Setup of build 6:
// ALU
module ALU(
    input logic CLK,
    input logic RST,
    input logic ACT,
    input logic[3:0]  OP,
    input logic[1:0]  MOVI,
    input logic[31:0] REG_A,
    input logic[31:0] REG_B,
    input logic[31:0] MEM,
    input logic[31:0] IMM,
    output logic[31:0] DATA,
    output logic       RDY,
    output logic       VLD
);
    typedef enum logic [1:0] {
        INIT,
        FIRST_STAGE,
        MUL_FIRST_STAGE,
        MUL_SECOND_STAGE
    } state_type;
    state_type state_curr;
    state_type state_next;
    logic[31:0] operand_A;
    logic[31:0] operand_B;
    logic[31:0] norm_res;
    logic[31:0] norm_reg;
    logic[63:0] mult_res;
    logic       mult_req;
    always_comb begin
        case (state_curr)
            INIT:
                if (ACT) begin
                    if (mult_req)
                        state_next = MUL_FIRST_STAGE;
                    else
                        state_next = FIRST_STAGE;
                end else
  ...
clock: 8.32 ns
lec_check: 0
abc_area: 0
cap_margin: 20
core_aspect_ratio: 0.88
core_margin: 2
core_utilization: 25
cts_cluster_diameter: 82
gpl_timing_driven: 1
hold_slack_margin: 0.03
max_routing_layer: met4
place_density_lb_addon: 0.21
slew_margin: 20
tns_end_percent: 40
run.sh (not shown) runs the stock make flow with config.mk's settings and CLKGATE_MAP_FILE=.
Build 6 finished all stages; layout check result: FAIL, due to setup timing.
## Diff of input files: build 95 against build 6
- removing ABC_AREA (formerly 0)
- removing PLACE_DENSITY_LB_ADDON (formerly 0.21)
- removing GPL_TIMING_DRIVEN (formerly 1)
- removing CTS_CLUSTER_DIAMETER (formerly 82)
- removing HOLD_SLACK_MARGIN (formerly 0.03)
- changing CORE_UTILIZATION from 25 to 70
- removing CORE_ASPECT_RATIO (formerly 0.88)
- removing MAX_ROUTING_LAYER (formerly met4)
- removing TNS_END_PERCENT (formerly 40)
- changing the clock period (ns, I/O delays scaled along) from 8.32 to 3.56
==> comparison <==
Run status, build 95: aborted in global routing (5_1_grt), error GRT-0116. Diff build 6 -> build 95: post-CTS setup buffer count increased by 7 relative to the old numbers; number of gates resized after cts increased 87. Comparing final weighted congestion in routability-driven placement for build 95 and build 6, the bigger number came from build 95. Of build 95 and build 6, the run reporting the higher area inside the core boundary was build 6. Reported for build 95 and build 6, area fraction in mux cells turned out identical to the last digit. For total number of clock tree sinks, build 6 and build 95 come out practically identical. Build 95 vs. build 6: die area saw a decrease; vertical die dimension shows a reduction of 140 µm; number of clock buffers inserted by TritonCTS closely matched the old numbers.
--- input diff build 95..build 21 ---
- CORE_UTILIZATION: 70 -> 24
- the clock period (ns, I/O delays scaled along): 3.56 -> 16.3
### Flow results
Build 21 reached the final stage; the timing, design-rule and antenna checks on its layout passed.
Looking only at final HPWL from detailed placement, and setting everything else aside, the lower value of build 21 and build 95 goes to build 21.
As far as fraction of registers with async set/reset goes, build 21 and build 95 are indistinguishable; the numbers are identical.
Relative to build 95, die size increased by 120000 µm² in build 21.
Input changes introduced in build 84 (baseline for comparison: build 21):
- MAX_ROUTING_LAYER newly set to met4
- CORE_UTILIZATION changed from 24 to 65
- HOLD_SLACK_MARGIN newly set to -0.1
- CTS_CLUSTER_SIZE newly set to 90
- the clock period (ns, I/O delays scaled along) changed from 16.3 to 8.26
### Flow results
Re global placer's final weighted congestion: build 21 was lower than build 84.
Build 84 does worse than build 21 on post-DP HPWL.
Build 84: it failed during global routing (5_1_grt), and the tool reported GRT-0116.
Of build 21 and build 84, the lower count of standard-cell rows belongs to build 84.
Compared with build 21, in build 84 synthesized cell count was more or less identical, post-CTS setup buffer count went up by 77, post-synthesis share of cell area spent on xor and xnor gates was more or less identical.
Input-level comparison between build 50 and build 84:
- CTS_CLUSTER_SIZE now 59, was 90
- CORE_UTILIZATION now 60, was 65
- HOLD_SLACK_MARGIN no longer set, was -0.1
- SETUP_SLACK_MARGIN now 1.67, previously not set
- the clock period (ns, I/O delays scaled along) now 5.71, was 8.26
Results
- Completing all stages was not enough for build 50: its layout failed the final checks because of setup timing.
- Diff build 50 and build 84: width of the chip higher in build 50
- Build 84 has higher initial core utilization than build 50.
- Of build 50 and build 84, build 50 shows the lower pre-CTS worst setup slack, with build 84 above it.
- Netlist area before placement essentially unchanged between build 84 and build 50.
- The site row count number comes out lower for build 84 vs build 50.
- Build 50 reports a higher die height than build 84 does.
#### Input delta (build 32 over build 50)
- MAX_ROUTING_LAYER removed (was met4)
- CTS_CLUSTER_SIZE removed (was 59)
- SETUP_SLACK_MARGIN changed from 1.67 to 0.93
- CORE_UTILIZATION changed from 60 to 72
- CTS_CLUSTER_DIAMETER newly set to 96
- the clock period (ns, I/O delays scaled along) changed from 5.71 to 5.29
## What came out
- Build 32 never completed; the flow aborted with a tool error in global routing (5_1_grt).
- Build 32 vs build 50 — placed standard-cell area dropped slightly
- Die area | build 32 < build 50
- Re area of the synthesized netlist per yosys stat: no difference whatsoever between build 32 and build 50.
- On buffer count from post-CTS setup fixing, the higher figure sits with build 50, not build 32.
